==> flow/design.v <==
module neuron_intra_Nbits #(
    parameter N = 16,
    parameter N_INPUTS = 16,
    parameter LOG_N_INPUTS = 4  
) (
    input  wire                         clk,
    input  wire                         rst,
    input  wire                         en,
    input  wire signed [N*N_INPUTS-1:0] W,     
    input  wire signed [N*N_INPUTS-1:0] X_N,   
    output reg signed [         N-1:0] Out
);
  wire signed [2*N*N_INPUTS-1:0] prod;
  wire signed [         N-1:0] act_out;
  genvar i;
  generate
    for (i = 0; i < N_INPUTS; i = i + 1) begin : mults
      wire signed [N-1:0] Wi;
      wire signed [N-1:0] Xi;
      assign Wi = W[i*N+:N];
      assign Xi = X_N[i*N+:N];
      assign prod[i*2*N+:2*N] = Wi * Xi;
    end
  endgenerate
  genvar j, k;
  generate
    for (j = 0; j < LOG_N_INPUTS; j = j + 1) begin : ADDER_TREE
      wire signed [2*N*(N_INPUTS >> (j+1))-1:0] sum_stage;
      if(j == 0) begin
        for (k = 0; k < (N_INPUTS >> (j+1)); k = k + 1) begin : STAGE0
          assign sum_stage[2*k*N+:2*N] = prod[2*k*2*N+:2*N] + prod[(2*k+1)*2*N+:2*N];
        end
      end else begin
        for (k = 0; k < (N_INPUTS >> (j+1)); k = k + 1) begin : STAGEJ
          assign sum_stage[2*k*N+:2*N] = ADDER_TREE[j-1].sum_stage[2*k*2*N+:2*N] + ADDER_TREE[j-1].sum_stage[(2*k+1)*2*N+:2*N];
        end
      end
    end
    wire signed [2*N-1:0] sum_all;
    assign sum_all = ADDER_TREE[LOG_N_INPUTS-1].sum_stage;
  endgenerate
  reg signed [2*N-1:0] acc;
  always @(posedge clk or posedge rst) begin
    if (rst) begin
		acc <= 0;
		Out <= 0;
	 end
    else if (en) begin
		acc <= sum_all;
		Out <= act_out;
	 end
  end
  localparam signed [N-1:0] MAX_VAL = {1'b0, {(N-1){1'b1}}};  
  assign act_out = (acc < 0) ? 0 : (acc > MAX_VAL) ? MAX_VAL : acc;
endmodule
clock: 8.73 ns
lec_check: 0
cap_margin: 5
core_margin: 2
core_utilization: 72
max_routing_layer: met4
setup_slack_margin: -0.05
slew_margin: 20
run.sh (not shown) runs the stock make flow with config.mk's settings and CLKGATE_MAP_FILE=.
The first run ended with an error in 5_1_grt (GRT-0232).
Next try:
Settings changed: ABC_AREA set to 1, CAP_MARGIN 5 to 10, MAX_ROUTING_LAYER met4 to not set, SETUP_SLACK_MARGIN -0.05 to 1.42, TNS_END_PERCENT set to 10.
Clock period 8.73 ns to 7.55 ns, I/O delays scaled along.
Result:
- This time the run reached the layout checks and failed them: setup timing
- area after synthesis rises by a few percent
- die size increases by a few percent
- synthesized cell count rose by about a fifth
Next try:
Settings changed: ABC_AREA 1 to not set, CAP_MARGIN 10 to 20, CORE_UTILIZATION 72 to 52, CTS_CLUSTER_SIZE set to 95, SETUP_SLACK_MARGIN 1.42 to not set, TNS_END_PERCENT 10 to not set.
Clock period 7.55 ns to 8.84 ns, I/O delays scaled along.
=> The changed run finished but failed the layout checks on setup timing; routed wire length climbs by 5.3%; critical path depth goes up by 1; clock-buffer cell count stays the same; die area climbs by about 34%; setup slack gains 0.75 ns; synthesized area drops by 2.8%; non-clock buffer count rises by 496; via count goes down by 10%; cell area rose by 2.4%; clock skew hardly moves.
Next try:
Settings changed: CORE_UTILIZATION 52 to 40, CTS_CLUSTER_SIZE 95 to not set, MAX_ROUTING_LAYER set to met4, SETUP_SLACK_MARGIN set to 3.17.
Clock period 8.84 ns to 13.5 ns, I/O delays scaled along.
Now the flow completed with no timing, DRC or antenna violations.
Final cell count is higher by 0.58%.
Hold slack hardly moves.
Critical path depth is lower by 2.
Routed wire length is lower by 1.2%.

---

// neuron_intra_Nbits: RTL as listed in full above, without the edits since
Settings: LEC_CHECK=0, CAP_MARGIN=20, CELL_PAD_IN_SITES_DETAIL_PLACEMENT=0, CELL_PAD_IN_SITES_GLOBAL_PLACEMENT=2, CORE_ASPECT_RATIO=1.51, CORE_MARGIN=2, CORE_UTILIZATION=40, CTS_CLUSTER_DIAMETER=209, MIN_ROUTING_LAYER=met2, PLACE_DENSITY_LB_ADDON=0.13, SETUP_SLACK_MARGIN=-0.51, SLEW_MARGIN=40, TNS_END_PERCENT=40; clock period 13.5 ns.
The baseline finished with negative setup slack left.
Rerun with:
==> flow/config.mk (replaced) <==
export PLATFORM = sky130hd
export DESIGN_NAME = neuron_intra_Nbits
export DESIGN_NICKNAME = neuron_intra_Nbits
export VERILOG_FILES = /design/flow/design.v
export SDC_FILE = /design/flow/constraint.sdc
export NUM_CORES = 4
export LEC_CHECK = 0
export CAP_MARGIN = 20
export CORE_ASPECT_RATIO = 1.16
export CORE_MARGIN = 2
export CORE_UTILIZATION = 45
export CTS_CLUSTER_DIAMETER = 95
export CTS_CLUSTER_SIZE = 12
export PLACE_DENSITY_LB_ADDON = 0.11
export SETUP_SLACK_MARGIN = -0.96
export SLEW_MARGIN = 10
export TNS_END_PERCENT = 15
Result: This time the run ran to the end with no violations; wire length is lower by about 20%; design area is lower by 3.8%; setup slack improved by 0.39 ns; sequential share of layout area stays flat; hold slack is about the same; flip-flop count is unchanged; register-to-register slack gains 0.25 ns; area after synthesis does not change.

---

Starts from the design.v that is shown in full above.
export LEC_CHECK = 0
export CAP_MARGIN = 15
export CORE_MARGIN = 2
export CORE_UTILIZATION = 72
export CTS_CLUSTER_DIAMETER = 234
export HOLD_SLACK_MARGIN = 0.3
export MAX_ROUTING_LAYER = met4
export SETUP_SLACK_MARGIN = -0.74
export SLEW_MARGIN = 20
create_clock -name core_clock -period 9.08 [get_ports {clk}]
The starting point produced a layout that fails on setup timing.
Next try:
Settings changed: CAP_MARGIN 15 to 5, CTS_CLUSTER_DIAMETER 234 to not set, HOLD_SLACK_MARGIN 0.3 to not set, MAX_ROUTING_LAYER met4 to not set, SETUP_SLACK_MARGIN -0.74 to 2.72.
Clock period 9.08 ns to 9.4 ns, I/O delays scaled along.
What happened:
- The new run finished with setup timing left
- cell count is higher by 2.0%
- hold slack is better by 0.014 ns
- sequential share of layout area barely changes
- synthesized cell count is unchanged
- wire length climbs by 12%
- first-iteration DRC count rises by 29%
- design area is higher by 3.3%
Next try:
Settings changed: CAP_MARGIN 5 to 20, CORE_UTILIZATION 72 to 70, MAX_ROUTING_LAYER set to met4, SETUP_SLACK_MARGIN 2.72 to not set.
Clock period 9.4 ns to 11.1 ns, I/O delays scaled along.
=> The changed run completed, yet does not pass: setup timing; via count falls by 5.8%; area after synthesis is unchanged; die area rose by 2.8%; design area goes down by 0.65%; hold slack is about the same; cell count stays flat; register-to-register slack gets better by 1.6 ns; wire length goes down by 11%; critical path depth climbs by 3; first-iteration DRC count drops by 31%.
Next try:
Settings changed: CORE_UTILIZATION 70 to 71, MAX_ROUTING_LAYER met4 to not set, PLACE_DENSITY_LB_ADDON set to 0.24, SETUP_SLACK_MARGIN set to 2.89.
Clock period 11.1 ns to 13.1 ns, I/O delays scaled along.
After rerunning:
- The new run finished with timing, DRC and antenna clean
- synthesized area stays the same
- die size came out lower slightly
- global-route usage decreases by 1.3 points
- clock skew drops by 0.0042 ns
- register-to-register slack improves by 1.9 ns
